**design/flow/design.v**
```verilog
module pc(
    input clk,
    input reset,
    input pcwrite,
    input [7:0] next_pc,
    output reg [7:0] pc
);
    always @ (posedge clk or posedge reset) begin
        if (reset) begin
            pc <= 8'b0;
        end
        else if (pcwrite) begin
            pc <= next_pc;
        end
    end
endmodule
module IF_ID (
    input clk,
    input reset,
    input [18:0] IF_instruction,
    input IF_IDwrite,
    input [7:0] IF_pc_plus_one,
    output reg [7:0] ID_pc_plus_one,
    output reg [18:0] ID_instruction,
    output reg ID_valid
);
    always @(posedge clk or posedge reset) begin
        if (reset) begin
            ID_valid <= 1'b0;
        end
        else if (IF_IDwrite) begin
            ID_valid <= 1'b1;
        end
    end
    always @(posedge clk) begin
        if (IF_IDwrite) begin
            ID_instruction <= IF_instruction;
            ID_pc_plus_one <= IF_pc_plus_one;
        end
    end
endmodule
module control(
    input [4:0] opcode,
    input hazard,
    output reg ID_branch,
    output reg ID_regwrite,
    output reg ID_memtoreg,
    output reg ID_memread,
    output reg ID_memwrite,
    output reg ID_alusrc,
    output reg ID_aluop,
    output reg ID_regdist,
    output reg ID_branchtype,
    output reg ID_push,
    output reg ID_pop,
    output reg ID_ret,
    output reg ID_jump
);
    always @(*) begin
        ID_branch = 1'b0;
        ID_regwrite = 1'b0;
        ID_memtoreg = 1'b0;
        ID_memread = 1'b0;
        ID_memwrite = 1'b0;
        ID_alusrc = 1'b0;
        ID_aluop = 1'b0;
        ID_regdist = 1'b0;
        ID_branchtype = 1'b0;
        ID_push = 1'b0;
        ID_pop = 1'b0;
        ID_ret = 1'b0;
        ID_jump = 1'b0;
        if (!hazard) begin
            case (opcode)
                5'd0: begin
                    ID_regdist = 1'b1;
                    ID_regwrite = 1'b1;
                end
                5'd1: begin
                    ID_regdist = 1'b1;
                    ID_regwrite = 1'b1;
                end
                5'd2: begin
                    ID_jump = 1'b1;
                end
                5'd3: begin
                    ID_branch = 1'b1;
                    ID_branchtype = 1'b0;
                end
                5'd4: begin
                    ID_branch = 1'b1;
                    ID_branchtype = 1'b1;
                end
                5'd5: begin
                    ID_push = 1'b1;
                    ID_jump = 1'b1;
                    ID_regdist = 1'b1;
                    ID_regwrite = 1'b1;
                    ID_alusrc = 1'b1;
                end
                5'd6: begin
                    ID_pop = 1'b1;
                    ID_ret = 1'b1;
                    ID_regdist = 1'b1;
                    ID_regwrite = 1'b1;
                    ID_alusrc = 1'b1;
                end
                5'd7: begin
                    ID_memread = 1'b1;
                    ID_memtoreg = 1'b1;
                    ID_regwrite = 1'b1;
                    ID_alusrc = 1'b1;
                end
                5'd8: begin
                    ID_memwrite = 1'b1;
                    ID_alusrc = 1'b1;
                end
                5'd9: begin
                    ID_regwrite = 1'b1;
                end
                5'd10: begin
                    ID_regwrite = 1'b1;
                    ID_alusrc = 1'b1;
                end
                default: begin
                end
            endcase
        end
    end
endmodule
module reg_file(
    input clk,
    input reset,
    input WB_regwrite,
    input ID_push,
    input ID_pop,
    input [2:0] rs1,
    input [2:0] rs2,
    input [2:0] ws,
    input [18:0] wd,
    output reg [18:0] ID_rd1,
    output reg [18:0] ID_rd2,
    output [2:0] sp
);
    integer i;
    reg [2:0] SP;
    reg [18:0] register_file[0:7];
    assign sp = SP;
    always @(*) begin
        if (WB_regwrite && (ws == rs1))
            ID_rd1 = wd;
        else
            ID_rd1 = register_file[rs1];
        if (WB_regwrite && (ws == rs2))
            ID_rd2 = wd;
        else
            ID_rd2 = register_file[rs2];
    end
    always @(posedge clk or posedge reset) begin
        if (reset) begin
            for (i=0;i<8;i=i+1) begin
                register_file[i] <= 19'd0;
            end
            SP <= 3'd7;
        end else begin
            if (WB_regwrite) begin
                register_file[ws] <= wd;
            end
            if (ID_push) begin
                SP <= SP - 3'd1;
            end
            else if (ID_pop) begin
                SP <= SP + 3'd1;
            end
        end
    end
endmodule
module comparator (
    input [18:0] ID_rd1,
    input [18:0] ID_rd2,
    output reg zero
);
    always @(*) begin
        if (ID_rd1 == ID_rd2) begin
            zero = 1'b1;
        end
        else begin
            zero = 1'b0;
        end
    end
endmodule
module ID_EX(
    input clk,
    input reset,
    input [4:0] ID_opcode,
    input ID_regwrite,
    input ID_memtoreg,
    input ID_memread,
    input ID_memwrite,
    input ID_alusrc,
    input ID_aluop,
    input ID_regdist,
    input [7:0] ID_immediate,
    input [2:0] ID_rs,
    input [2:0] ID_rt,
    input [2:0] ID_rd,
    input [18:0] ID_rd1,
    input [18:0] ID_rd2,
    output reg [4:0] EX_opcode,
    output reg EX_regwrite,
    output reg EX_memtoreg,
    output reg EX_memread,
    output reg EX_memwrite,
    output reg EX_alusrc,
    output reg EX_aluop,
    output reg EX_regdist,
    output reg [7:0] EX_immediate,
    output reg [2:0] EX_rs,
    output reg [2:0] EX_rt,
    output reg [2:0] EX_rd,
    output reg [18:0] EX_rd1,
    output reg [18:0] EX_rd2
);
    always @(posedge clk or posedge reset) begin
        if (reset) begin
            EX_regwrite <= 1'b0;
            EX_memread <= 1'b0;
            EX_memwrite <= 1'b0;
        end
        else begin
            EX_regwrite <= ID_regwrite;
            EX_memread <= ID_memread;
            EX_memwrite <= ID_memwrite;
        end
    end
    always @(posedge clk) begin
        EX_opcode <= ID_opcode;
        EX_memtoreg <= ID_memtoreg;
        EX_alusrc <= ID_alusrc;
        EX_aluop <= ID_aluop;
        EX_regdist <= ID_regdist;
        EX_immediate <= ID_immediate;
        EX_rs <= ID_rs;
        EX_rt <= ID_rt;
        EX_rd <= ID_rd;
        EX_rd1 <= ID_rd1;
        EX_rd2 <= ID_rd2;
    end
endmodule
module alu_mux(
    input [1:0] sel,
    input [18:0] EX_data,
    input [18:0] MEM_data,
    input [18:0] WB_data,
    output reg [18:0] in
);
    always @(*) begin
        case (sel)
            2'b00 : in = EX_data;
            2'b01 : in = MEM_data;
            2'b10 : in = WB_data;
            default: in = 19'd0;
        endcase
    end
endmodule
module alu_control (
    input [4:0] opcode,
    input [4:0] funct,
    output reg [4:0] operation
);
    always @(*) begin
        case (opcode)
            5'd0: operation = funct;
            5'd1: operation = funct;
            5'd9: operation = funct;
            5'd10: operation = 5'd12;
            5'd8: operation = 5'd12;
            5'd7: operation = 5'd12;
            5'd5: operation = 5'd12;
            5'd6: operation = 5'd12;
            default: operation = 5'd0;
        endcase
    end
endmodule
module alu (
    input [18:0] in1,
    input [18:0] in2,
    input [4:0] alu_ctrl,
    output reg [18:0] EX_out
);
    always @(*) begin
        case (alu_ctrl)
            5'd0: EX_out = in1 + in2;
            5'd1: EX_out = in1 - in2;
            5'd2: EX_out = in1 * in2;
            5'd3: EX_out = (in2 == 19'd0) ? 19'd0 : in1 / in2;
            5'd4: EX_out = in1 + 1;
            5'd5: EX_out = in1 - 1;
            5'd6: EX_out = in1 & in2;
            5'd7: EX_out = in1 | in2;
            5'd8: EX_out = in1 ^ in2;
            5'd9: EX_out = ~in1;
            5'd10: EX_out = in1 ^ 19'b0011001010111010110;  
            5'd11: EX_out = in1 ^ 19'b0011001010111010110;
            5'd12: EX_out = in2;
            default: EX_out = 19'd0;
        endcase
    end
endmodule
module EX_MEM (
    input clk,
    input reset,
    input EX_regwrite,
    input EX_memtoreg,
    input EX_memread,
    input EX_memwrite,
    input [18:0] EX_out,
    input [18:0] EX_wdata,
    input [2:0] EX_rd,
    output reg MEM_regwrite,
    output reg MEM_memtoreg,
    output reg MEM_memread,
    output reg MEM_memwrite,
    output reg [18:0] MEM_out,
    output reg [18:0] MEM_wdata,
    output reg [2:0] MEM_rd
);
    always @(posedge clk or posedge reset) begin
        if (reset) begin
            MEM_regwrite <= 1'b0;
            MEM_memread <= 1'b0;
            MEM_memwrite <= 1'b0;
        end
        else begin
            MEM_regwrite <= EX_regwrite;
            MEM_memread <= EX_memread;
            MEM_memwrite <= EX_memwrite;
        end
    end
    always @(posedge clk) begin
        MEM_memtoreg <= EX_memtoreg;
        MEM_out <= EX_out;
        MEM_wdata <= EX_wdata;
        MEM_rd <= EX_rd;
    end
endmodule
module MEM_WB (
    input clk,
    input reset,
    input MEM_regwrite,
    input MEM_memtoreg,
    input [18:0] MEM_rdata,
    input [18:0] MEM_out,
    input [2:0] MEM_rd,
    output reg WB_regwrite,
    output reg WB_memtoreg,
    output reg [18:0] WB_rdata,
    output reg [18:0] WB_out,
    output reg [2:0] WB_rd
);
always @(posedge clk or posedge reset) begin
    if (reset) begin
        WB_regwrite <= 1'b0;
    end
    else begin
        WB_regwrite <= MEM_regwrite;
    end
end
always @(posedge clk) begin
    WB_memtoreg <= MEM_memtoreg;
    WB_rdata <= MEM_rdata;
    WB_out <= MEM_out;
    WB_rd <= MEM_rd;
end
endmodule
module forwarding_unit (
    input [2:0] EX_rs,
	input [2:0] EX_rt,
	input [2:0] MEM_rd,
	input [2:0] WB_rd,
	input MEM_regwrite,
	input WB_regwrite,
	output reg [1:0] mux_in1,
	output reg [1:0] mux_in2
);
    always @ (*) begin
	    mux_in1 = 2'b00;
		mux_in2 = 2'b00;
		if ((MEM_rd == EX_rs) && (MEM_regwrite)) begin
		    mux_in1 =2'b01;
		end
		if ((MEM_rd == EX_rt) && (MEM_regwrite)) begin
		    mux_in2 =2'b01;
		end
		if (((WB_rd == EX_rs) && (WB_regwrite)) && ~((MEM_rd == EX_rs) && (MEM_regwrite))) begin
            mux_in1 = 2'b10;
        end
		if (((WB_rd == EX_rt) && (WB_regwrite)) && ~((MEM_rd == EX_rt) && (MEM_regwrite))) begin
            mux_in2 = 2'b10;
        end
	end 
endmodule
module hazard_detection(
    input reset,
    input EX_memread,
    input [2:0] EX_rt,
    input [2:0] ID_rt,
    input [2:0] ID_rs,
    input ID_reads_early,
    input [2:0] ID_ra1,
    input [2:0] ID_ra2,
    input EX_regwrite,
    input [2:0] EX_dest,
    input MEM_regwrite,
    input [2:0] MEM_rd,
    output reg hazard,
    output reg IF_IDwrite,
    output reg PCwrite
);
    wire early_hazard;
    assign early_hazard = ID_reads_early &&
        ((EX_regwrite && ((EX_dest == ID_ra1) || (EX_dest == ID_ra2))) ||
         (MEM_regwrite && ((MEM_rd == ID_ra1) || (MEM_rd == ID_ra2))));
    always @ (*) begin
        if (reset) begin
            hazard = 1'b0;
            IF_IDwrite = 1'b1;
            PCwrite = 1'b1;
        end
        else if ((EX_memread && ((EX_rt == ID_rt) || (EX_rt == ID_rs))) || early_hazard) begin
            hazard = 1'b1;
            IF_IDwrite = 1'b0;
            PCwrite = 1'b0;
        end
        else begin
            hazard = 1'b0;
            IF_IDwrite = 1'b1;
            PCwrite = 1'b1;
        end
    end
endmodule
module cpu(
    input clk,
    input reset,
    output [7:0] imem_addr,
    input [18:0] imem_data,
    output [7:0] dmem_addr,
    output [18:0] dmem_wdata,
    output dmem_we,
    input [18:0] dmem_rdata,
    output rf_we,
    output [2:0] rf_waddr,
    output [18:0] rf_wdata
);
    wire [7:0] ret_mux_pc;
    wire [7:0] pc;
    wire pcwrite;
    wire IF_IDwrite;
    wire hazard;
    wire WB_regwrite;
    pc pc_cpu (
        .clk(clk),
        .reset(reset),
        .pcwrite(pcwrite),
        .next_pc(ret_mux_pc),
        .pc(pc)
    );
    wire [18:0] IF_instruction;
    assign imem_addr = pc;
    assign IF_instruction = imem_data;
    wire [7:0] IF_pc_plus_one;
    assign IF_pc_plus_one = pc + 8'd1;
    wire [7:0] ID_pc_plus_one;
    wire [18:0] ID_instruction;
    wire ID_valid;
    wire branch_signal;
    IF_ID IF_ID_cpu (
        .clk(clk),
        .reset(reset),
        .IF_instruction(IF_instruction),
        .IF_IDwrite(IF_IDwrite),
        .IF_pc_plus_one(IF_pc_plus_one),
        .ID_pc_plus_one(ID_pc_plus_one),
        .ID_instruction(ID_instruction),
        .ID_valid(ID_valid)
    );
    wire ID_branch, ID_regwrite, ID_memtoreg, ID_memread, ID_memwrite, ID_alusrc, ID_aluop;
    wire ID_regdist, ID_branchtype, ID_push, ID_pop, ID_ret, ID_jump;
    control control_cpu(
        .opcode(ID_instruction[18:14]),
        .hazard(hazard | ~ID_valid),
        .ID_branch(ID_branch),
        .ID_regwrite(ID_regwrite),
        .ID_memtoreg(ID_memtoreg),
        .ID_memread(ID_memread),
        .ID_memwrite(ID_memwrite),
        .ID_alusrc(ID_alusrc),
        .ID_aluop(ID_aluop),
        .ID_regdist(ID_regdist),
        .ID_branchtype(ID_branchtype),
        .ID_push(ID_push),
        .ID_pop(ID_pop),
        .ID_ret(ID_ret),
        .ID_jump(ID_jump)
    );
    wire [18:0] wd;
    wire [18:0] ID_rd1, ID_rd2;
    wire [2:0] ws;
    wire [2:0] sp;
    wire ID_is_ret = (ID_instruction[18:14] == 5'd6);
    wire ID_is_call = (ID_instruction[18:14] == 5'd5);
    wire [2:0] ID_ra1 = ID_is_ret ? (sp + 3'd1) : ID_instruction[13:11];
    wire [2:0] ID_ra2 = ID_instruction[10:8];
    reg_file reg_file_cpu(
        .clk(clk),
        .reset(reset),
        .WB_regwrite(WB_regwrite),
        .ID_push(ID_push),
        .ID_pop(ID_pop),
        .rs1(ID_ra1),
        .rs2(ID_ra2),
        .ws(ws),
        .wd(wd),
        .ID_rd1(ID_rd1),
        .ID_rd2(ID_rd2),
        .sp(sp)
    );
    wire zero;
    comparator comparator_cpu(
        .ID_rd1(ID_rd1),
        .ID_rd2(ID_rd2),
        .zero(zero)
    );
    wire zero_flag;
    assign zero_flag = (ID_branchtype) ? ~zero : zero;
    assign branch_signal = ID_branch && zero_flag;
    wire [7:0] branch_mux_pc;
    assign branch_mux_pc = (branch_signal) ? ID_instruction[7:0] : IF_pc_plus_one;
    wire [7:0] jump_mux_pc;
    assign jump_mux_pc = (ID_jump) ? ID_instruction[7:0] : branch_mux_pc;
    assign ret_mux_pc = (ID_ret) ? ID_rd1[7:0] : jump_mux_pc;
    wire [7:0] ID_immediate = ID_is_call ? ID_pc_plus_one :
                              (ID_is_ret ? 8'd0 : ID_instruction[7:0]);
    wire [2:0] ID_rd = ID_is_call ? sp :
                       (ID_is_ret ? (sp + 3'd1) : ID_instruction[7:5]);
    wire EX_regwrite, EX_memtoreg, EX_memread, EX_memwrite, EX_alusrc, EX_aluop, EX_regdist;
    wire [7:0] EX_immediate;
    wire [2:0] EX_rs, EX_rt, EX_rd;
    wire [18:0] EX_rd1, EX_rd2;
    wire [4:0] EX_opcode;
    ID_EX ID_EX_cpu(
        .clk(clk),
        .reset(reset),
        .ID_opcode(ID_instruction[18:14]),
        .ID_regwrite(ID_regwrite),
        .ID_memtoreg(ID_memtoreg),
        .ID_memread(ID_memread),
        .ID_memwrite(ID_memwrite),
        .ID_alusrc(ID_alusrc),
        .ID_aluop(ID_aluop),
        .ID_regdist(ID_regdist),
        .ID_immediate(ID_immediate),
        .ID_rs(ID_instruction[13:11]),
        .ID_rt(ID_instruction[10:8]),
        .ID_rd(ID_rd),
        .ID_rd1(ID_rd1),
        .ID_rd2(ID_rd2),
        .EX_opcode(EX_opcode),
        .EX_regwrite(EX_regwrite),
        .EX_memtoreg(EX_memtoreg),
        .EX_memread(EX_memread),
        .EX_memwrite(EX_memwrite),
        .EX_alusrc(EX_alusrc),
        .EX_aluop(EX_aluop),
        .EX_regdist(EX_regdist),
        .EX_immediate(EX_immediate),
        .EX_rs(EX_rs),
        .EX_rt(EX_rt),
        .EX_rd(EX_rd),
        .EX_rd1(EX_rd1),
        .EX_rd2(EX_rd2)
    );
    wire [1:0] sel1, sel2;
    wire [18:0] in1, EX_in2_mux, in2;
    wire [18:0] MEM_out;
    alu_mux alu_mux_in1(
        .sel(sel1),
        .EX_data(EX_rd1),
        .MEM_data(MEM_out),
        .WB_data(wd),
        .in(in1)
    );
    alu_mux alu_mux_in2(
        .sel(sel2),
        .EX_data(EX_rd2),
        .MEM_data(MEM_out),
        .WB_data(wd),
        .in(EX_in2_mux)
    );
    wire [18:0] extended_EX_immediate;
    assign extended_EX_immediate = { 11'b0, EX_immediate};
    assign in2 = (EX_alusrc) ? extended_EX_immediate : EX_in2_mux;
    wire [4:0] alu_ctrl;
    alu_control alu_control_cpu(
        .opcode(EX_opcode),
        .funct(EX_immediate[4:0]),
        .operation(alu_ctrl)
    );
    wire [18:0] EX_out;
    alu alu_cpu(
        .in1(in1),
        .in2(in2),
        .alu_ctrl(alu_ctrl),
        .EX_out(EX_out)
    );
    wire [2:0] EX_rd_muxed;
    assign EX_rd_muxed = (EX_regdist) ? EX_rd : EX_rt;
    wire MEM_regwrite, MEM_memtoreg, MEM_memread, MEM_memwrite;
    wire [18:0] MEM_wdata;
    wire [2:0] MEM_rd;
    EX_MEM EX_MEM_cpu (
        .clk(clk),
        .reset(reset),
        .EX_regwrite(EX_regwrite),
        .EX_memtoreg(EX_memtoreg),
        .EX_memread(EX_memread),
        .EX_memwrite(EX_memwrite),
        .EX_out(EX_out),
        .EX_wdata(EX_in2_mux),
        .EX_rd(EX_rd_muxed),
        .MEM_regwrite(MEM_regwrite),
        .MEM_memtoreg(MEM_memtoreg),
        .MEM_memread(MEM_memread),
        .MEM_memwrite(MEM_memwrite),
        .MEM_out(MEM_out),
        .MEM_wdata(MEM_wdata),
        .MEM_rd(MEM_rd)
    );
    wire [18:0] MEM_rdata;
    assign dmem_addr = MEM_out[7:0];
    assign dmem_wdata = MEM_wdata;
    assign dmem_we = MEM_memwrite;
    assign MEM_rdata = dmem_rdata;
    wire WB_memtoreg;
    wire [18:0] WB_rdata, WB_out;
    wire [2:0] WB_rd;
    MEM_WB MEM_WB_cpu(
        .clk(clk),
        .reset(reset),
        .MEM_regwrite(MEM_regwrite),
        .MEM_memtoreg(MEM_memtoreg),
        .MEM_rdata(MEM_rdata),
        .MEM_out(MEM_out),
        .MEM_rd(MEM_rd),
        .WB_regwrite(WB_regwrite),
        .WB_memtoreg(WB_memtoreg),
        .WB_rdata(WB_rdata),
        .WB_out(WB_out),
        .WB_rd(WB_rd)
    );
    assign ws = WB_rd;
    assign wd = (WB_memtoreg) ? WB_rdata : WB_out;
    assign rf_we = WB_regwrite;
    assign rf_waddr = WB_rd;
    assign rf_wdata = wd;
    forwarding_unit forwarding_unit_cpu(
        .EX_rs(EX_rs),
        .EX_rt(EX_rt),
        .MEM_rd(MEM_rd),
        .WB_rd(WB_rd),
        .MEM_regwrite(MEM_regwrite),
        .WB_regwrite(WB_regwrite),
        .mux_in1(sel1),
        .mux_in2(sel2)
    );
    wire ID_reads_early = ID_valid && ((ID_instruction[18:14] == 5'd3) ||
                          (ID_instruction[18:14] == 5'd4) || ID_is_ret);
    hazard_detection hazard_detection_cpu(
        .reset(reset),
        .EX_memread(EX_memread),
        .EX_rt(EX_rt),
        .ID_rs(ID_instruction[13:11]),
        .ID_rt(ID_instruction[10:8]),
        .ID_reads_early(ID_reads_early),
        .ID_ra1(ID_ra1),
        .ID_ra2(ID_ra2),
        .EX_regwrite(EX_regwrite),
        .EX_dest(EX_rd_muxed),
        .MEM_regwrite(MEM_regwrite),
        .MEM_rd(MEM_rd),
        .hazard(hazard),
        .IF_IDwrite(IF_IDwrite),
        .PCwrite(pcwrite)
    );
endmodule
```
**design/flow/run.sh**
```bash
#!/bin/bash
# the make line also repeats each setting of config.mk as NAME=value (left out here)
make -C /OpenROAD-flow-scripts/flow DESIGN_CONFIG=/design/flow/config.mk WORK_HOME=/design/flow/orfs CLKGATE_MAP_FILE= finish
```
**design/flow/config.mk**
```make
export PLATFORM = sky130hd
export DESIGN_NAME = cpu
export DESIGN_NICKNAME = cpu
export VERILOG_FILES = /design/flow/design.v
export SDC_FILE = /design/flow/constraint.sdc
export NUM_CORES = 4
export LEC_CHECK = 0
export ABC_AREA = 1
export CAP_MARGIN = 20
export CORE_MARGIN = 2
export CORE_UTILIZATION = 72
export CTS_CLUSTER_DIAMETER = 241
export CTS_CLUSTER_SIZE = 38
export HOLD_SLACK_MARGIN = 0.3
export SETUP_SLACK_MARGIN = -2.0
export SLEW_MARGIN = 20
```
**design/flow/constraint.sdc**
```tcl
create_clock -name core_clock -period 20.9 [get_ports {clk}]
set_input_delay 4.1800 -clock core_clock [delete_from_list [all_inputs] [get_ports {clk}]]
set_output_delay 4.1800 -clock core_clock [all_outputs]
set_load 0.01 [all_outputs]
```
==> results of run 1 <==
## metrics by stage
| stage | instances | instance area (µm²) | util [%] |
|---|---|---|---|
| floorplan | 4372 | 33100 | - |
| global placement | 5616 | 39400 | 87.1 |
| detailed placement | 5616 | 39400 | 87.1 |
| CTS | 5898 | 42000 | 93.0 |
## timing repair
item / in CTS
endpoints found under the hold margin: 0
buffers inserted: 261
endpoints found under the setup margin: 6
cloned: 0
hold buffers: 0
pin swaps: 128
gates resized: 101
## metal layers
layer,GRT overflow,GRT usage [%]
met5,12,63.0
met4,363,93.4
met3,121,80.0
met2,933,106
met1,74,87.0
==> run_results.csv, run 1 <==
group,metric,value,unit
floorplan,fp_util,72.5,%
floorplan,std_cell_rows,78,
synth,ys_seq_share,25.0,%
synth,netlist_area,0.0328,mm²
global_route,grtUsageTotal,91.2,%
synth,syn-num-nets,4855,
synth,ys_cells,4372,
synth,logic_family,"simple AND/OR/NAND/NOR gates",
run_status,error,"[ERROR GRT-0116] Global routing finished with congestion. Check the congestion regions in the DRC Viewer.",
synth,synth_area_leader_cell,"dfrtp_1",
floorplan,io_pins,99,
synth,synth_flops,354,
synth,topCellsByArea,"dfrtp_1 (13%), ha_1 (12%), dfxtp_1 (9.6%)",
global_route,overflow,1503,
synth,synth.area.mux_share,0.0687,%
synth,synthXorXnorAreaFrac,5.08,%
synth,synth-simple-area-share,21.4,%
synth,yosysChipArea,0.0328,mm²
clocking,htree_levels,1,
placed_design,preCtsSetupSlack,-16.28,ns
clocking,root_buffer,"clkbuf_16",
floorplan,die_h,217,µm
synth,common_cells,"nand2_1 (778), inv_1 (692), nor2_1 (331)",
synth,yosysMostFrequentCell,"nand2_1",
synth,synth-edff-count,27,
clocking,cts_buffers,13,
floorplan,die_w,217,µm
placed_design,portBuffers,98,
synth,avgSynthCellArea,7.50,µm²
placed_design,place.gp.congestion,1.06,
run_status,outcome,"aborted with a tool error",
synth,syn-instance-count,4372,
synth,adder_share,19.7,%
floorplan,die-area,0.0473,mm²
synth,synth_cell_types,74,
synth,flop_cell,"dfrtp_1",
clocking,clock_sinks,354,
floorplan,core_area,0.0452,mm²
placed_design,dp_hpwl,91.8,mm
synth,async_flop_share,48.0,%
synth,ys_warn_count,14,
synth,synth.top_cell.area_share,12.7,%
clocking,clock_path_buffers,3,
run_status,haltStage,"global routing",
synth,aoi_share,17.8,%
==> inputs of run 2 (changes only) <==
Settings changed: ABC_AREA 1 to unset, CTS_CLUSTER_DIAMETER 241 to unset, CTS_CLUSTER_SIZE 38 to unset, HOLD_SLACK_MARGIN 0.3 to unset, MAX_ROUTING_LAYER set to met4, PLACE_DENSITY set to 0.66, SETUP_SLACK_MARGIN -2.0 to 5.0.
Clock period 20.9 ns to 20.6 ns, I/O delays scaled along.
==> run 2 against run 1 <==
Compared with the run above:
- area after synthesis rose by 2.4%
- the run again fails in global routing
- die size rose by 2.4%
- synthesized cell count fell by 5.5%
==> run_results.csv, run 2 <==
group,metric,value,unit
placed_design,dp_hpwl,102,mm
floorplan,die-area,0.0484,mm²
synth,yosysMostFrequentCell,"nor2_1",
synth,flop_cell,"dfrtp_1",
synth,ys_seq_share,24.5,%
floorplan,die_h,220,µm
synth,topCellsByArea,"dfrtp_1 (12%), ha_1 (12%), dfxtp_1 (9.4%)",
synth,syn-instance-count,4131,
global_route,overflow,1379,
clocking,htree_levels,2,
clocking,clock_sinks,354,
synth,async_flop_share,48.0,%
placed_design,place.gp.congestion,1.23,
synth,synth.top_cell.area_share,12.4,%
floorplan,fp_util,72.6,%
synth,synth-edff-count,27,
run_status,outcome,"aborted with a tool error",
synth,ys_cells,4131,
synth,synth_area_leader_cell,"dfrtp_1",
synth,aoi_share,22.0,%
run_status,error,"[ERROR GRT-0116] Global routing finished with congestion. Check the congestion regions in the DRC Viewer.",
floorplan,die_w,220,µm
synth,common_cells,"nor2_1 (439), nand2_1 (394), inv_1 (331)",
synth,avgSynthCellArea,8.13,µm²
synth,yosysChipArea,0.0336,mm²
floorplan,io_pins,99,
synth,synth_flops,354,
run_status,haltStage,"global routing",
synth,synthXorXnorAreaFrac,5.03,%
synth,synth-simple-area-share,17.5,%
placed_design,place_inst,5360,
global_route,grtUsageTotal,93.2,%
synth,synth.area.mux_share,5.29,%
floorplan,std_cell_rows,79,
clocking,cts_buffers,37,
synth,ys_warn_count,14,
synth,logic_family,"AND-OR/OR-AND gates",
synth,adder_share,19.3,%
placed_design,portBuffers,98,
clocking,root_buffer,"clkbuf_16",
synth,synth_cell_types,98,
clocking,cts_hold_buf,0,
floorplan,core_area,0.0463,mm²
clocking,clock_path_buffers,3,
synth,syn-num-nets,4614,
synth,netlist_area,0.0336,mm²
## run 2: metrics by stage
stage | cell area [µm²] | hold WS (ns) | setup slack (ns)
CTS | 44100 | 0.328 | -14.27
detailed placement | 40700 | 0.333 | -15.48
floorplan | 34300 | 0.310 | -14.95
global placement | 40700 | 0.311 | -13.49
## run 2: metal layers
layer  overflow  global-route usage, %
met1         56                   87.7
met2        916                    108
met3         71                   80.5
met4        336                   96.8
met5          -                      -
## run 2: what timing repair did
action | CTS
pin swaps | 141
setup buffers | 167
endpoints found under the setup margin | 11
gates cloned | 0
gates resized | 205
==> inputs of run 3 (changes only) <==
Settings changed: CAP_MARGIN 20 to 25, CELL_PAD_IN_SITES_DETAIL_PLACEMENT set to 2, CELL_PAD_IN_SITES_GLOBAL_PLACEMENT set to 3, CORE_ASPECT_RATIO set to 0.62, CORE_UTILIZATION 72 to 28, CTS_CLUSTER_DIAMETER set to 58, CTS_CLUSTER_SIZE set to 56, GPL_ROUTABILITY_DRIVEN set to 1, HOLD_SLACK_MARGIN set to -0.02, MAX_ROUTING_LAYER met4 to met5, PLACE_DENSITY 0.66 to unset, PLACE_DENSITY_LB_ADDON set to 0.17, SETUP_SLACK_MARGIN 5.0 to unset, SLEW_MARGIN 20 to 30, TNS_END_PERCENT set to 35.
Clock period 20.6 ns to 63.1 ns, I/O delays scaled along.
==> run 3 against run 2 <==
Compared with the run above:
- now clean on timing, DRC and antenna
- area after synthesis unchanged
- die size rose to 2.5 times the previous value
- synthesized cell count stayed put
==> run_results.csv, run 3 <==
group,metric,value,unit
synth,yosysChipArea,0.0336,mm²
synth,synthXorXnorAreaFrac,5.03,%
global_route,first_global_vias,33600,
clocking,cts_buffers,34,
clocking,clk_latency,0.62,ns
synth,flop_cell,"dfrtp_1",
synth,syn-instance-count,4131,
synth,ys_seq_share,24.5,%
synth,syn-num-nets,4614,
clocking,clk_pin_slew,0.10,ns
detailed_routing,wl_met1,92.7,mm
timing,finalClockSkew,0.0394,ns
worst_setup_path,crit_path_start_kind,"flop",
detailed_routing,met2WireLength,61.8,mm
synth,topCellsByArea,"dfrtp_1 (12%), ha_1 (12%), dfxtp_1 (9.4%)",
timing,finalSetupViolCount,0,
detailed_routing,top_layer,"met5",
timing,fin_crit_sh,79.0,%
floorplan,fp_util,28.4,%
detailed_routing,ant_nets,0,
worst_setup_path,crit_fanout,29,
synth,aoi_share,22.0,%
clocking,post_cts_buffers,0,
detailed_routing,drc,0,
worst_setup_path,r2r_end,"EX_MEM_cpu.MEM_out[0]$_SDFF_PN0_",
worst_setup_path,timing.setup.critical_path_class,"flop to flop",
synth,common_cells,"nor2_1 (439), nand2_1 (394), inv_1 (331)",
clocking,clock_sinks,354,
layout,nNetsFinal,4662,
timing,worst_slew_pin_slew,1.04,ns
detailed_routing,avgViaCountPerCell,5.65,
floorplan,core_area,0.118,mm²
placed_design,dp_hpwl,133,mm
worst_setup_path,timing.critical_path.to,"EX_MEM_cpu.MEM_out[0]$_SDFF_PN0_",
timing,drv_slew,0,
min_path,min_from,"ID_EX_cpu.EX_memtoreg$_SDFF_PP0_",
clocking,htree_levels,2,
synth,ys_cells,4131,
synth,synth.area.mux_share,5.29,%
synth,synth-simple-area-share,17.5,%
clocking,root_buffer,"clkbuf_16",
worst_setup_path,worstRegToRegCells,185,
placed_design,place.gp.congestion,0.906,
worst_setup_path,cp-startpoint,"MEM_WB_cpu.WB_rd[1]$_DFF_P_",
min_path,holdPathStages,0,
detailed_routing,drt_iter0_markers,3206,
detailed_routing,post_drt_wl_per_cell,29.7,µm
synth,adder_share,19.3,%
worst_setup_path,cpMaxStageDelayCell,"a2111oi_0",
clocking,clock_path_buffers,3,
synth,async_flop_share,48.0,%
global_route,antenna_found_initial,9,
floorplan,die_w,444,µm
worst_setup_path,cpMostUsedCell,"o21a_1",
clocking,cts_tree,"done",
synth,ys_warn_count,14,
timing,fmax,20.1,MHz
detailed_routing,firstDrtPassIters,5,
synth,synth_flops,354,
synth,synth.top_cell.area_share,12.4,%
layout,area_growth,13.5,%
synth,yosysMostFrequentCell,"nor2_1",
synth,logic_family,"AND-OR/OR-AND gates",
min_path,hold_path_class,"flop to flop",
global_route,grtUsageTotal,27.5,%
timing,rsz0062_at_grt,"false",
run_status,outcome,"finished clean",
floorplan,die_h,277,µm
timing,fin_setup_tns,0,ns
floorplan,io_pins,99,
global_route,overflow,0,
min_path,hold_path_end,"EX_MEM_cpu.MEM_memtoreg$_DFF_P_",
flow_run,max_cap_viol_count,0,
clocking,cts_hold_buf,0,
worst_setup_path,crit_family,"AND-OR/OR-AND gates",
detailed_routing,route.met3.wl,14.9,mm
flow_run,warning_count,54,
synth,synth_area_leader_cell,"dfrtp_1",
timing,hold_viol,0,
worst_setup_path,rrSetupSlack,13.25,ns
floorplan,die-area,0.123,mm²
timing,relSlewSlack,29.9,%
worst_setup_path,cp_slowest_stage_delay,0.79,ns
detailed_routing,routed-via-count,32600,
synth,synth_cell_types,98,
global_route,grt_start_max_net_pins,61,
global_route,grt_pass1_wl,249,mm
detailed_routing,routed_wirelength,171,mm
synth,netlist_area,0.0336,mm²
clocking,cts_resized,0,
floorplan,std_cell_rows,99,
worst_setup_path,arrival,50.33,ns
worst_setup_path,endpoint_kind,"flop",
synth,synth-edff-count,27,
worst_setup_path,cp.depth,185,
placed_design,portBuffers,98,
worst_setup_path,rr_startpoint,"MEM_WB_cpu.WB_rd[1]$_DFF_P_",
worst_setup_path,required,63.57,ns
synth,avgSynthCellArea,8.13,µm²
worst_setup_path,cp_num_buf_inv,8,
timing,fin_crit,49.85,ns
-- run 3: metrics by stage --
step | worst slack, ns | cell area [µm²] | utilization, % | hold WS, ns | instances
after floorplan | 21.69 | 33600 | - | 0.310 | 4131
after global placement | 16.05 | 36800 | 31.1 | 0.316 | 5707
after detailed placement | 14.12 | 36800 | 31.1 | 0.325 | 5708
after CTS | 13.83 | 38100 | 32.2 | 0.350 | 5770
after global routing | 9.46 | 38100 | 32.2 | 0.358 | 5770
final | 13.25 | 38100 | 32.2 | 0.349 | 5775
-- run 3: layout make-up --
class	instances	area, µm²
Antenna cell	5	12.5
Clock buffer	35	876
Clock inverter	27	359
Fill cell	13500	80200
Inverter	340	1280
Multi-Input combinational cell	3213	23400
Sequential cell	354	8210
Tap cell	1565	1960
Timing Repair Buffer	236	2010
-- run 3: per-layer routing --
metal  vias up  track usage (%)
li1      14700                -
met1     16900             45.6
met2       972             34.8
met3        97             6.96
met4         2             3.28
met5         -                0
==> inputs of run 4 (changes only) <==
Settings changed: CAP_MARGIN 25 to 20, CELL_PAD_IN_SITES_DETAIL_PLACEMENT 2 to unset, CELL_PAD_IN_SITES_GLOBAL_PLACEMENT 3 to unset, CORE_ASPECT_RATIO 0.62 to unset, CORE_UTILIZATION 28 to 9, CTS_CLUSTER_DIAMETER 58 to unset, CTS_CLUSTER_SIZE 56 to unset, GPL_ROUTABILITY_DRIVEN 1 to unset, HOLD_SLACK_MARGIN -0.02 to unset, MAX_ROUTING_LAYER met5 to unset, PLACE_DENSITY_LB_ADDON 0.17 to unset, SLEW_MARGIN 30 to 20, TNS_END_PERCENT 35 to unset.
Clock period 63.1 ns to 40.0 ns, I/O delays scaled along.
==> run 4 against run 3 <==
Compared with the run above:
- still clean on timing, DRC and antenna
- clock-buffer cell count rose by 22
- routed wire length fell by 16%
- worst setup slack got worse by 11 ns
- final cell count rose by 60%
- critical path type unchanged
- critical endpoint unchanged
==> run_results.csv, run 4 <==
group,metric,value,unit
run_status,outcome,"finished clean",
synth,syn-num-nets,4614,
synth,avgSynthCellArea,8.13,µm²
floorplan,io_pins,99,
placed_design,place.gp.congestion,0.927,
synth,yosysChipArea,0.0336,mm²
synth,async_flop_share,48.0,%
synth,netlist_area,0.0336,mm²
synth,synth_flops,354,
clocking,cts_hold_buf,0,
worst_setup_path,worstRegToRegCells,183,
synth,synth_area_leader_cell,"dfrtp_1",
worst_setup_path,endpoint_kind,"flop",
synth,flop_cell,"dfrtp_1",
detailed_routing,top_layer,"met5",
global_route,antenna_found_initial,11,
global_route,grt_pass1_wl,209,mm
detailed_routing,post_drt_wl_per_cell,15.6,µm
worst_setup_path,cpMostUsedCell,"o21a_1",
timing,fin_crit_sh,94.6,%
timing,relSlewSlack,25.3,%
worst_setup_path,rr_startpoint,"ID_EX_cpu.EX_rt[0]$_DFF_P_",
clocking,root_buffer,"clkbuf_16",
timing,finalClockSkew,0.0677,ns
synth,yosysMostFrequentCell,"nor2_1",
min_path,hold_path_end,"EX_MEM_cpu.MEM_memwrite$_DFF_PP0_",
detailed_routing,avgViaCountPerCell,3.45,
worst_setup_path,cp_num_buf_inv,10,
worst_setup_path,crit_fanout,28,
layout,area_growth,28.9,%
timing,hold_ws,0.324,ns
worst_setup_path,crit_family,"AND-OR/OR-AND gates",
layout,utilization,11.6,%
worst_setup_path,timing.setup.critical_path_class,"flop to flop",
synth,ys_seq_share,24.5,%
worst_setup_path,cp-startpoint,"ID_EX_cpu.EX_rt[0]$_DFF_P_",
layout,fin_cells,9258,
synth,adder_share,19.3,%
min_path,holdPathStages,0,
detailed_routing,met2WireLength,73.0,mm
clocking,htree_levels,2,
clocking,clock_path_buffers,3,
synth,common_cells,"nor2_1 (439), nand2_1 (394), inv_1 (331)",
placed_design,place_inst,9163,
synth,synth-simple-area-share,17.5,%
detailed_routing,routed-via-count,32000,
floorplan,std_cell_rows,224,
worst_setup_path,rrSetupSlack,2.16,ns
timing,fin_setup_tns,0,ns
floorplan,die-area,0.378,mm²
worst_setup_path,crit_path_start_kind,"flop",
worst_setup_path,r2r_end,"EX_MEM_cpu.MEM_out[0]$_SDFF_PN0_",
timing,fin_crit,37.84,ns
synth,ys_cells,4131,
timing,fmax,26.4,MHz
timing,drv_slew,0,
clocking,clk_latency,0.63,ns
min_path,min_from,"ID_EX_cpu.EX_memwrite$_DFF_PP0_",
worst_setup_path,arrival,38.31,ns
timing,hold_viol,0,
detailed_routing,route.met3.wl,11.6,mm
synth,synthXorXnorAreaFrac,5.03,%
worst_setup_path,required,40.47,ns
detailed_routing,wl_met1,52.9,mm
worst_setup_path,timing.critical_path.to,"EX_MEM_cpu.MEM_out[0]$_SDFF_PN0_",
synth,aoi_share,22.0,%
clocking,clk_pin_slew,0.07,ns
flow_run,max_cap_viol_count,0,
global_route,grt_start_max_net_pins,94,
layout,nNetsFinal,4735,
synth,ys_warn_count,14,
detailed_routing,firstDrtPassIters,6,
worst_setup_path,cp_slowest_stage_delay,0.61,ns
global_route,overflow,0,
detailed_routing,drt_iter0_markers,2915,
synth,synth_cell_types,98,
floorplan,core_area,0.372,mm²
clocking,cts_buffers,42,
clocking,cts_tree,"done",
detailed_routing,drc,0,
placed_design,portBuffers,98,
detailed_routing,ant_nets,0,
worst_setup_path,cpMaxStageDelayCell,"or4b_2",
flow_run,warning_count,54,
timing,worst_slew_pin_slew,1.11,ns
floorplan,die_w,615,µm
synth,synth.area.mux_share,5.29,%
floorplan,fp_util,9.03,%
synth,syn-instance-count,4131,
detailed_routing,routed_wirelength,144,mm
worst_setup_path,cp.depth,183,
min_path,hold_path_class,"flop to flop",
timing,finalSetupViolCount,0,
floorplan,die_h,615,µm
global_route,grtUsageTotal,7.31,%
global_route,first_global_vias,30900,
synth,topCellsByArea,"dfrtp_1 (12%), ha_1 (12%), dfxtp_1 (9.4%)",
synth,synth.top_cell.area_share,12.4,%
placed_design,dp_hpwl,110,mm
synth,synth-edff-count,27,
synth,logic_family,"AND-OR/OR-AND gates",
clocking,clock_sinks,354,
-- run 4: stage by stage --
| step | setup WS, ns | instance area [µm²] |
|---|---|---|
| global route | -0.149 | 43300 |
| detailed placement | -0.507 | 41400 |
| CTS | 0.0624 | 42800 |
| finish | 2.16 | 43300 |
| global placement | -0.0694 | 41400 |
| floorplan | 0.00642 | 33600 |
-- run 4: area by class of cell --
cell class              instances  area (µm²)
diodes                          1        2.50
repair buffers                301        2540
clock buffers                  57        1160
clock inverters                20         204
well taps                    4972        6220
multi-input cells            3213       23600
fillers                     42900      329000
inverters                     340        1280
flip-flops and latches        354        8230
-- run 4: what timing repair did --
action,CTS,global route
gates cloned,0,0
setup buffers,0,16
setup endpoints to repair,1,2
pin swaps,0,20
resized,7,85
-- run 4: layer usage --
layer,up-vias,global-route usage (%)
li1,14800,-
met1,15400,8.29
met2,1436,13.3
met3,319,1.36
met4,4,3.13
met5,-,0
==> inputs of run 5 (changes only) <==
Settings changed: CORE_UTILIZATION 9 to 58, SETUP_SLACK_MARGIN set to 4.69.
Clock period 40.0 ns to 30.3 ns, I/O delays scaled along.
==> run 5 against run 4 <==
Compared with the run above:
- the layout now fails its checks (negative setup slack)
- first-iteration DRC count rose by 54%
- critical path depth fell by 2
- highest routed layer unchanged
- final cell count fell by 38%
- sequential share of layout area fell by 0.46 points
- worst setup slack got worse by 7.9 ns
- critical endpoint unchanged
- largest cell class unchanged
- routed wire length fell by 0.14%
- die size fell by 84%
- sequential cell count did not move
- via count rose by 17%
- utilization rose by 65 points
==> run_results.csv, run 5 <==
group,metric,value,unit
run_status,outcome,"complete, but fails checks",
run_status,failed_checks,"negative setup slack",
worst_setup_path,r2r_end,"EX_MEM_cpu.MEM_out[0]$_SDFF_PN0_",
synth,ys_cells,4131,
worst_setup_path,cp_slowest_stage_delay,0.72,ns
clocking,cts_hold_buf,0,
worst_setup_path,rrSetupSlack,-5.70,ns
timing,fmax,27.8,MHz
synth,adder_share,19.3,%
synth,synth_flops,354,
synth,topCellsByArea,"dfrtp_1 (12%), ha_1 (12%), dfxtp_1 (9.4%)",
clocking,clk_latency,0.56,ns
timing,rsz0062_at_grt,"true",
synth,netlist_area,0.0336,mm²
synth,ys_warn_count,14,
detailed_routing,drc,0,
worst_setup_path,timing.setup.critical_path_class,"flop to flop",
flow_run,max_cap_viol_count,0,
floorplan,die-area,0.0598,mm²
worst_setup_path,cp.depth,181,
detailed_routing,drt_iter0_markers,4482,
layout,area_growth,32.0,%
synth,syn-num-nets,4614,
synth,synthXorXnorAreaFrac,5.03,%
synth,synth_cell_types,98,
clocking,clock_sinks,354,
floorplan,fp_util,58.4,%
synth,async_flop_share,48.0,%
floorplan,io_pins,99,
synth,yosysChipArea,0.0336,mm²
worst_setup_path,cpMostUsedCell,"o21a_1",
timing,drv_slew,0,
detailed_routing,routed_wirelength,144,mm
synth,avgSynthCellArea,8.13,µm²
clocking,cts_buffers,38,
worst_setup_path,arrival,36.42,ns
worst_setup_path,cp_num_buf_inv,8,
placed_design,dp_hpwl,103,mm
worst_setup_path,crit_path_start_kind,"flop",
detailed_routing,firstDrtPassIters,6,
floorplan,die_h,245,µm
synth,common_cells,"nor2_1 (439), nand2_1 (394), inv_1 (331)",
synth,synth.area.mux_share,5.29,%
worst_setup_path,crit_family,"AND-OR/OR-AND gates",
clocking,clk_pin_slew,0.08,ns
worst_setup_path,endpoint_kind,"flop",
layout,utilization,77.1,%
timing,fin_crit,36.00,ns
synth,logic_family,"AND-OR/OR-AND gates",
global_route,antenna_found_initial,4,
placed_design,preCtsSetupSlack,-5.68,ns
clocking,cts_tree,"done",
layout,nNetsFinal,5435,
global_route,grtUsageTotal,46.5,%
placed_design,place.gp.congestion,1.06,
detailed_routing,avgViaCountPerCell,6.53,
detailed_routing,post_drt_wl_per_cell,25.1,µm
timing,fin_crit_sh,119,%
timing,hold_viol,0,
floorplan,std_cell_rows,88,
global_route,first_global_vias,37200,
global_route,grt_pass1_wl,214,mm
worst_setup_path,cp-startpoint,"MEM_WB_cpu.WB_rd[2]$_DFF_P_",
layout,register_area,0.00823,mm²
layout,fin_area,0.0443,mm²
floorplan,core_area,0.0575,mm²
synth,syn-instance-count,4131,
global_route,overflow,0,
placed_design,portBuffers,98,
worst_setup_path,crit_fanout,7,
worst_setup_path,timing.critical_path.to,"EX_MEM_cpu.MEM_out[0]$_SDFF_PN0_",
layout,comb_area,0.0246,mm²
clocking,root_buffer,"clkbuf_16",
flow_run,warning_count,59,
timing,worst_slew_pin_slew,1.19,ns
synth,synth-edff-count,27,
min_path,hold_path_end,"MEM_WB_cpu.WB_memtoreg$_DFF_P_",
min_path,min_from,"EX_MEM_cpu.MEM_memtoreg$_DFF_P_",
synth,synth_area_leader_cell,"dfrtp_1",
placed_design,dpl_cell_area,0.0408,mm²
timing,finalSetupViolCount,3,
synth,aoi_share,22.0,%
synth,ys_seq_share,24.5,%
min_path,hold_path_class,"flop to flop",
layout,fillers,4052,
synth,flop_cell,"dfrtp_1",
worst_setup_path,cpMaxStageDelayCell,"a211oi_1",
timing,finalClockSkew,0.0295,ns
synth,synth.top_cell.area_share,12.4,%
synth,yosysMostFrequentCell,"nor2_1",
floorplan,die_w,245,µm
timing,setup_ws,-5.70,ns
timing,relSlewSlack,20.3,%
min_path,holdPathStages,0,
detailed_routing,ant_nets,0,
worst_setup_path,worstRegToRegCells,181,
detailed_routing,routed-via-count,37500,
clocking,htree_levels,2,
worst_setup_path,required,30.73,ns
clocking,clock_path_buffers,3,
global_route,grt_start_max_net_pins,97,
synth,synth-simple-area-share,17.5,%
worst_setup_path,rr_startpoint,"MEM_WB_cpu.WB_rd[2]$_DFF_P_",
==> run 5: repair_timing <==
item	CTS	global route
setup buffers	119	49
cloned	0	1
gates resized	111	95
setup endpoints to repair	5	6
pin swaps	101	92
==> run 5: layout make-up <==
cell class / instances / area share (%)
well taps: 765 / 2.16
clock inverters: 9 / 0.257
clock buffers: 61 / 2.48
flip-flops and latches: 354 / 18.6
diodes: 1 / 0.00565
inverters: 340 / 2.89
repair buffers: 1004 / 18.1
multi-input cells: 3214 / 55.6
==> run 5: layer usage <==
layer / global-route usage [%] / share of wire, %
met1: 54.6 / 35
met2: 73.2 / 44
met3: 11.4 / 12
met4: 35.8 / 9.4
met5: 0 / 0.015
==> run 5: through the flow <==
step                setup TNS [ns]  std cells  hold slack (ns)
CTS                          -6.92       5696            0.342
floorplan                    -8.77       4131            0.310
detailed placement          -10.37       5507            0.326
finish                      -10.56       5748            0.340
global route                -15.41       5747            0.355
global placement             -6.22       5507            0.322
==> inputs of run 6 (changes only) <==
Settings changed: CAP_MARGIN 20 to 25, CELL_PAD_IN_SITES_DETAIL_PLACEMENT set to 2, CELL_PAD_IN_SITES_GLOBAL_PLACEMENT set to 3, CORE_ASPECT_RATIO set to 1.11, CORE_MARGIN 2 to 3, CORE_UTILIZATION 58 to 28, CTS_CLUSTER_DIAMETER set to 58, CTS_CLUSTER_SIZE set to 56, GPL_ROUTABILITY_DRIVEN set to 1, HOLD_SLACK_MARGIN set to -0.02, MAX_ROUTING_LAYER set to met5, PLACE_DENSITY_LB_ADDON set to 0.17, SETUP_SLACK_MARGIN 4.69 to unset, SLEW_MARGIN 20 to 30, TNS_END_PERCENT set to 65.
Clock period 30.3 ns to 63.1 ns, I/O delays scaled along.
==> run 6 against run 5 <==
Compared with the run above:
- the run now finishes clean
- clock skew up 0.014 ns
- worst hold slack better by 0.0091 ns
- maximum frequency down 24%
- critical path depth up 3
- utilization down 45 points
- die size up 110%
- design area down 14%
- first-iteration DRC count down 68%
- synthesized cell count unchanged
- area after synthesis unchanged
- routed wire length up 12%
==> run_results.csv, run 6 <==
group,metric,value,unit
layout,comb_area,0.0233,mm²
placed_design,place.gp.congestion,0.907,
synth,ys_cells,4131,
worst_setup_path,timing.setup.critical_path_class,"flop to flop",
detailed_routing,post_drt_wl_per_cell,28.0,µm
global_route,grt_pass1_wl,238,mm
worst_setup_path,arrival,47.83,ns
flow_run,warning_count,54,
layout,register_area,0.00821,mm²
placed_design,preCtsSetupSlack,16.15,ns
synth,syn-instance-count,4131,
detailed_routing,drc,0,
synth,ys_seq_share,24.5,%
timing,hold_ws,0.349,ns
clocking,post_cts_buffers,0,
min_path,hold_path_end,"EX_MEM_cpu.MEM_memtoreg$_DFF_P_",
synth,adder_share,19.3,%
timing,drv_slew,0,
synth,netlist_area,0.0336,mm²
synth,flop_cell,"dfrtp_1",
synth,synth-simple-area-share,17.5,%
worst_setup_path,crit_path_start_kind,"flop",
layout,nNetsFinal,4663,
synth,logic_family,"AND-OR/OR-AND gates",
placed_design,dp_hpwl,125,mm
worst_setup_path,cp-startpoint,"MEM_WB_cpu.WB_rd[1]$_DFF_P_",
min_path,holdPathStages,0,
timing,finalSetupViolCount,0,
detailed_routing,firstDrtPassIters,5,
synth,syn-num-nets,4614,
synth,synth.top_cell.area_share,12.4,%
synth,async_flop_share,48.0,%
clocking,cts_resized,0,
clocking,cts_tree,"done",
worst_setup_path,cpMaxStageDelayCell,"dfxtp_1",
synth,common_cells,"nor2_1 (439), nand2_1 (394), inv_1 (331)",
worst_setup_path,crit_fanout,21,
worst_setup_path,worstRegToRegCells,184,
global_route,antenna_found_initial,5,
global_route,grt_use_met3,1.95,%
worst_setup_path,endpoint_kind,"flop",
synth,topCellsByArea,"dfrtp_1 (12%), ha_1 (12%), dfxtp_1 (9.4%)",
synth,synth_area_leader_cell,"dfrtp_1",
floorplan,std_cell_rows,133,
worst_setup_path,cp.depth,184,
global_route,grt_start_max_net_pins,62,
floorplan,die_w,335,µm
detailed_routing,ant_nets,0,
global_route,first_global_vias,34600,
timing,worst_slew_pin_slew,0.961,ns
run_status,outcome,"finished clean",
worst_setup_path,crit_family,"AND-OR/OR-AND gates",
clocking,cts_buffers,41,
global_route,grt_util_met1,31.3,%
timing,setup_ws,15.69,ns
detailed_routing,routed-via-count,31900,
synth,avgSynthCellArea,8.13,µm²
worst_setup_path,rr_startpoint,"MEM_WB_cpu.WB_rd[1]$_DFF_P_",
worst_setup_path,rrSetupSlack,15.69,ns
synth,ys_warn_count,14,
worst_setup_path,cp_slowest_stage_delay,0.75,ns
floorplan,die_h,371,µm
min_path,min_from,"ID_EX_cpu.EX_memtoreg$_SDFF_PP0_",
layout,area_growth,14.1,%
synth,synth-edff-count,27,
global_route,overflow,0,
placed_design,portBuffers,98,
floorplan,die-area,0.124,mm²
floorplan,fp_util,28.3,%
timing,relSlewSlack,35.7,%
timing,fin_setup_tns,0,ns
worst_setup_path,required,63.52,ns
clocking,cts_hold_buf,0,
clocking,clk_latency,0.62,ns
synth,synthXorXnorAreaFrac,5.03,%
clocking,htree_levels,2,
timing,rsz0062_at_grt,"false",
clocking,clk_pin_slew,0.08,ns
worst_setup_path,timing.critical_path.to,"EX_MEM_cpu.MEM_out[0]$_SDFF_PN0_",
synth,aoi_share,22.0,%
global_route,grtUsageTotal,25.7,%
timing,hold_viol,0,
layout,fillers,13700,
flow_run,max_cap_viol_count,0,
global_route,met2_usage,48.1,%
timing,finalClockSkew,0.0437,ns
synth,yosysChipArea,0.0336,mm²
global_route,grt.busiest_layer,"met2",
timing,fin_crit,47.41,ns
worst_setup_path,cpMostUsedCell,"o21a_1",
clocking,clock_path_buffers,3,
detailed_routing,routed_wirelength,162,mm
timing,fin_crit_sh,75.1,%
detailed_routing,avgViaCountPerCell,5.54,
worst_setup_path,cp_num_buf_inv,6,
floorplan,io_pins,99,
worst_setup_path,r2r_end,"EX_MEM_cpu.MEM_out[0]$_SDFF_PN0_",
synth,synth.area.mux_share,5.29,%
clocking,clock_sinks,354,
synth,yosysMostFrequentCell,"nor2_1",
synth,synth_cell_types,98,
clocking,root_buffer,"clkbuf_16",
detailed_routing,drt_iter0_markers,1421,
timing,fmax,21.1,MHz
min_path,hold_path_class,"flop to flop",
floorplan,core_area,0.119,mm²
synth,synth_flops,354,
[run 6: layer usage]
layer  up-vias  part of all wire (%)  wire length [µm]
met5         -                     0                 0
met4         0                   3.0              4920
met3       184                   2.9              4690
met2       553                    52             83500
met1     16600                    42             68500
li1      14600                     -                 -
[run 6: area by class of cell]
| class | count | share of cell area (%) |
|---|---|---|
| repair buffers | 230 | 5.16 |
| diodes | 4 | 0.0261 |
| clock buffers | 48 | 2.83 |
| inverters | 340 | 3.34 |
| clock inverters | 28 | 1.20 |
| multi-input cells | 3213 | 60.9 |
| flip-flops and latches | 354 | 21.4 |
| well taps | 1552 | 5.07 |
[run 6: through the flow]
| step | instance area, µm² | instances | utilization [%] |
|---|---|---|---|
| after CTS | 38300 | 5765 | 32.2 |
| after floorplan | 33600 | 4131 | - |
| final | 38300 | 5769 | 32.2 |
| after global placement | 36700 | 5687 | 30.9 |
| after detailed placement | 36700 | 5689 | 30.9 |
| after global routing | 38300 | 5765 | 32.2 |
==> inputs of run 7 (changes only) <==
Settings changed: ABC_AREA set to 1, CAP_MARGIN 25 to 20, CELL_PAD_IN_SITES_DETAIL_PLACEMENT 2 to unset, CELL_PAD_IN_SITES_GLOBAL_PLACEMENT 3 to unset, CORE_ASPECT_RATIO 1.11 to unset, CORE_MARGIN 3 to 2, CORE_UTILIZATION 28 to 71, CTS_CLUSTER_DIAMETER 58 to 276, CTS_CLUSTER_SIZE 56 to 34, HOLD_SLACK_MARGIN -0.02 to unset, PLACE_DENSITY set to 0.65, PLACE_DENSITY_LB_ADDON 0.17 to unset, SETUP_SLACK_MARGIN set to -2.0, TNS_END_PERCENT 65 to 5.
Clock period 63.1 ns to 33.2 ns, I/O delays scaled along.
==> run 7 against run 6 <==
Compared with the run above:
- the run now fails in global routing
- die size is 61% lower
- synthesized cell count is 5.8% higher
- area after synthesis is 2.4% lower
==> run_results.csv, run 7 <==
group,metric,value,unit
run_status,outcome,"aborted with a tool error",
run_status,haltStage,"global routing",
run_status,error,"[ERROR GRT-0232] Routing congestion too high. Check the congestion heatmap in the GUI.",
clocking,htree_levels,1,
clocking,clock_sinks,354,
synth,topCellsByArea,"dfrtp_1 (13%), ha_1 (12%), dfxtp_1 (9.6%)",
synth,synth-edff-count,27,
synth,aoi_share,17.8,%
synth,ys_cells,4372,
synth,yosysChipArea,0.0328,mm²
clocking,cts_buffers,14,
clocking,root_buffer,"clkbuf_16",
floorplan,core_area,0.0455,mm²
synth,synth_cell_types,74,
global_route,overflow,274,
placed_design,preCtsSetupSlack,-4.31,ns
synth,common_cells,"nand2_1 (778), inv_1 (692), nor2_1 (331)",
synth,logic_family,"simple AND/OR/NAND/NOR gates",
floorplan,die_h,219,µm
clocking,clock_path_buffers,3,
synth,syn-num-nets,4855,
global_route,grtUsageTotal,79.0,%
synth,adder_share,19.7,%
synth,synth-simple-area-share,21.4,%
synth,synth_flops,354,
floorplan,std_cell_rows,78,
synth,syn-instance-count,4372,
floorplan,die-area,0.0479,mm²
floorplan,die_w,219,µm
synth,async_flop_share,48.0,%
synth,ys_seq_share,25.0,%
synth,synthXorXnorAreaFrac,5.08,%
synth,ys_warn_count,14,
placed_design,portBuffers,98,
synth,avgSynthCellArea,7.50,µm²
placed_design,place.gp.congestion,1.09,
synth,synth_area_leader_cell,"dfrtp_1",
synth,synth.area.mux_share,0.0687,%
synth,yosysMostFrequentCell,"nand2_1",
synth,flop_cell,"dfrtp_1",
placed_design,dpl_cell_area,0.0392,mm²
floorplan,io_pins,99,
placed_design,dp_hpwl,94.4,mm
synth,synth.top_cell.area_share,12.7,%
floorplan,fp_util,72.1,%
synth,netlist_area,0.0328,mm²
[run 7: per-layer routing]
metal  track usage (%)  overflow
met2              95.6       148
met3              64.8         8
met4              78.0       114
met5              40.9         0
met1              77.6         4
[run 7: through the flow]
step / std cells / setup TNS (ns)
after floorplan: 4372 / -5.50
after global placement: 5610 / -2.12
after detailed placement: 5610 / -6.68
after CTS: 5680 / -4.86
[run 7: timing repair]
action	4_1_cts
hold endpoints to repair	0
cloned	1
hold buffers	0
endpoints found under the setup margin	2
pin swaps	65
setup buffers	50
resized	54
==> inputs of run 8 (changes only) <==
Settings changed: CORE_UTILIZATION 71 to 66, CTS_CLUSTER_DIAMETER 276 to 277, CTS_CLUSTER_SIZE 34 to unset, GPL_ROUTABILITY_DRIVEN 1 to unset, MAX_ROUTING_LAYER met5 to unset, PLACE_DENSITY 0.65 to unset, SETUP_SLACK_MARGIN -2.0 to unset, SLEW_MARGIN 30 to 20, TNS_END_PERCENT 5 to unset.
Clock period 33.2 ns to 31.4 ns, I/O delays scaled along.
==> run 8 against run 7 <==
Compared with the run above:
- the run again fails in global routing
- area after synthesis did not move
- synthesized cell count did not move
- die size rose by 7.4%
==> run_results.csv, run 8 <==
group,metric,value,unit
floorplan,die_w,227,µm
clocking,clock_sinks,354,
floorplan,die-area,0.0515,mm²
synth,synth_flops,354,
synth,syn-num-nets,4855,
run_status,haltStage,"global routing",
clocking,cts_buffers,37,
synth,ys_seq_share,25.0,%
synth,adder_share,19.7,%
synth,synth-edff-count,27,
synth,syn-instance-count,4372,
synth,yosysChipArea,0.0328,mm²
floorplan,die_h,227,µm
placed_design,portBuffers,98,
synth,flop_cell,"dfrtp_1",
floorplan,fp_util,67.0,%
run_status,outcome,"aborted with a tool error",
synth,ys_warn_count,14,
global_route,grtUsageTotal,79.1,%
synth,common_cells,"nand2_1 (778), inv_1 (692), nor2_1 (331)",
floorplan,core_area,0.0490,mm²
floorplan,std_cell_rows,81,
synth,yosysMostFrequentCell,"nand2_1",
global_route,overflow,265,
clocking,root_buffer,"clkbuf_16",
synth,ys_cells,4372,
synth,synth_area_leader_cell,"dfrtp_1",
synth,avgSynthCellArea,7.50,µm²
synth,synth.top_cell.area_share,12.7,%
synth,aoi_share,17.8,%
clocking,clock_path_buffers,3,
placed_design,preCtsSetupSlack,-5.11,ns
placed_design,dp_hpwl,89.2,mm
placed_design,dpl_cell_area,0.0393,mm²
clocking,htree_levels,2,
synth,synth.area.mux_share,0.0687,%
synth,async_flop_share,48.0,%
synth,logic_family,"simple AND/OR/NAND/NOR gates",
synth,topCellsByArea,"dfrtp_1 (13%), ha_1 (12%), dfxtp_1 (9.6%)",
placed_design,place.gp.congestion,1.01,
synth,netlist_area,0.0328,mm²
synth,synth-simple-area-share,21.4,%
synth,synthXorXnorAreaFrac,5.08,%
run_status,error,"[ERROR GRT-0116] Global routing finished with congestion. Check the congestion regions in the DRC Viewer.",
floorplan,io_pins,99,
synth,synth_cell_types,74,
[run 8: layer usage]
layer	global-route usage, %	overflow
met1	78.7	32
met3	67.8	34
met4	73.1	77
met2	94.3	121
met5	46.2	1
[run 8: timing repair]
item	in CTS
hold buffers	0
gates resized	93
pin swaps	161
setup buffers	267
setup endpoints to repair	3
gates cloned	1
[run 8: stage by stage]
stage                     util (%)  hold slack (ns)  std cells
after detailed placement      80.3            0.350       5661
after global placement        80.3            0.334       5661
after CTS                     87.8            0.365       5996
after floorplan                  -            0.310       4372
==> inputs of run 9 (changes only) <==
Settings changed: ABC_AREA 1 to unset, CAP_MARGIN 20 to 0, CORE_UTILIZATION 66 to 69, CTS_CLUSTER_DIAMETER 277 to 87.
Clock period 31.4 ns to 34.3 ns, I/O delays scaled along.
==> run 9 against run 8 <==
Compared with the run above:
- the flow again stops in global routing
- area after synthesis up 2.4%
- die size down 2.0%
- synthesized cell count down 5.5%
==> run_results.csv, run 9 <==
group,metric,value,unit
run_status,outcome,"aborted with a tool error",
run_status,haltStage,"global routing",
run_status,error,"[ERROR GRT-0232] Routing congestion too high. Check the congestion heatmap in the GUI.",
floorplan,std_cell_rows,80,
synth,async_flop_share,48.0,%
synth,synth.area.mux_share,5.29,%
synth,topCellsByArea,"dfrtp_1 (12%), ha_1 (12%), dfxtp_1 (9.4%)",
synth,netlist_area,0.0336,mm²
synth,avgSynthCellArea,8.13,µm²
clocking,htree_levels,2,
clocking,cts_hold_buf,0,
synth,synth.top_cell.area_share,12.4,%
synth,ys_warn_count,14,
placed_design,place_inst,5242,
floorplan,die_h,225,µm
floorplan,die_w,225,µm
synth,syn-instance-count,4131,
floorplan,io_pins,99,
synth,aoi_share,22.0,%
synth,ys_seq_share,24.5,%
synth,logic_family,"AND-OR/OR-AND gates",
floorplan,fp_util,70.2,%
synth,synth_flops,354,
placed_design,place.gp.congestion,1.10,
synth,common_cells,"nor2_1 (439), nand2_1 (394), inv_1 (331)",
clocking,cts_buffers,36,
placed_design,preCtsSetupSlack,-1.29,ns
synth,synth-edff-count,27,
synth,synth_cell_types,98,
synth,yosysChipArea,0.0336,mm²
clocking,clock_path_buffers,3,
clocking,root_buffer,"clkbuf_16",
synth,synth_area_leader_cell,"dfrtp_1",
floorplan,core_area,0.0478,mm²
synth,synth-simple-area-share,17.5,%
synth,ys_cells,4131,
global_route,overflow,176,
clocking,clock_sinks,354,
global_route,grtUsageTotal,78.8,%
floorplan,die-area,0.0504,mm²
synth,yosysMostFrequentCell,"nor2_1",
placed_design,portBuffers,98,
placed_design,dp_hpwl,100,mm
synth,synthXorXnorAreaFrac,5.03,%
synth,adder_share,19.3,%
synth,syn-num-nets,4614,
synth,flop_cell,"dfrtp_1",
==> run 9: what timing repair did <==
| action | 4_1_cts |
|---|---|
| setup endpoints to repair | 1 |
| resized | 110 |
| pin swaps | 150 |
| buffers inserted | 106 |
| cloned | 1 |
==> run 9: per-stage QoR <==
step | cell area, µm² | TNS, ns
4_1_cts | 42300 | -0.564
3_5_place_dp | 39600 | -1.29
2_1_floorplan | 34200 | -1.45
3_3_place_gp | 39600 | -0.0383
==> run 9: routing by layer <==
metal / overflow / track usage (%)
met1: 3 / 79.4
met4: 77 / 79.7
met2: 90 / 95.6
met5: 0 / 20.4
met3: 6 / 63.4
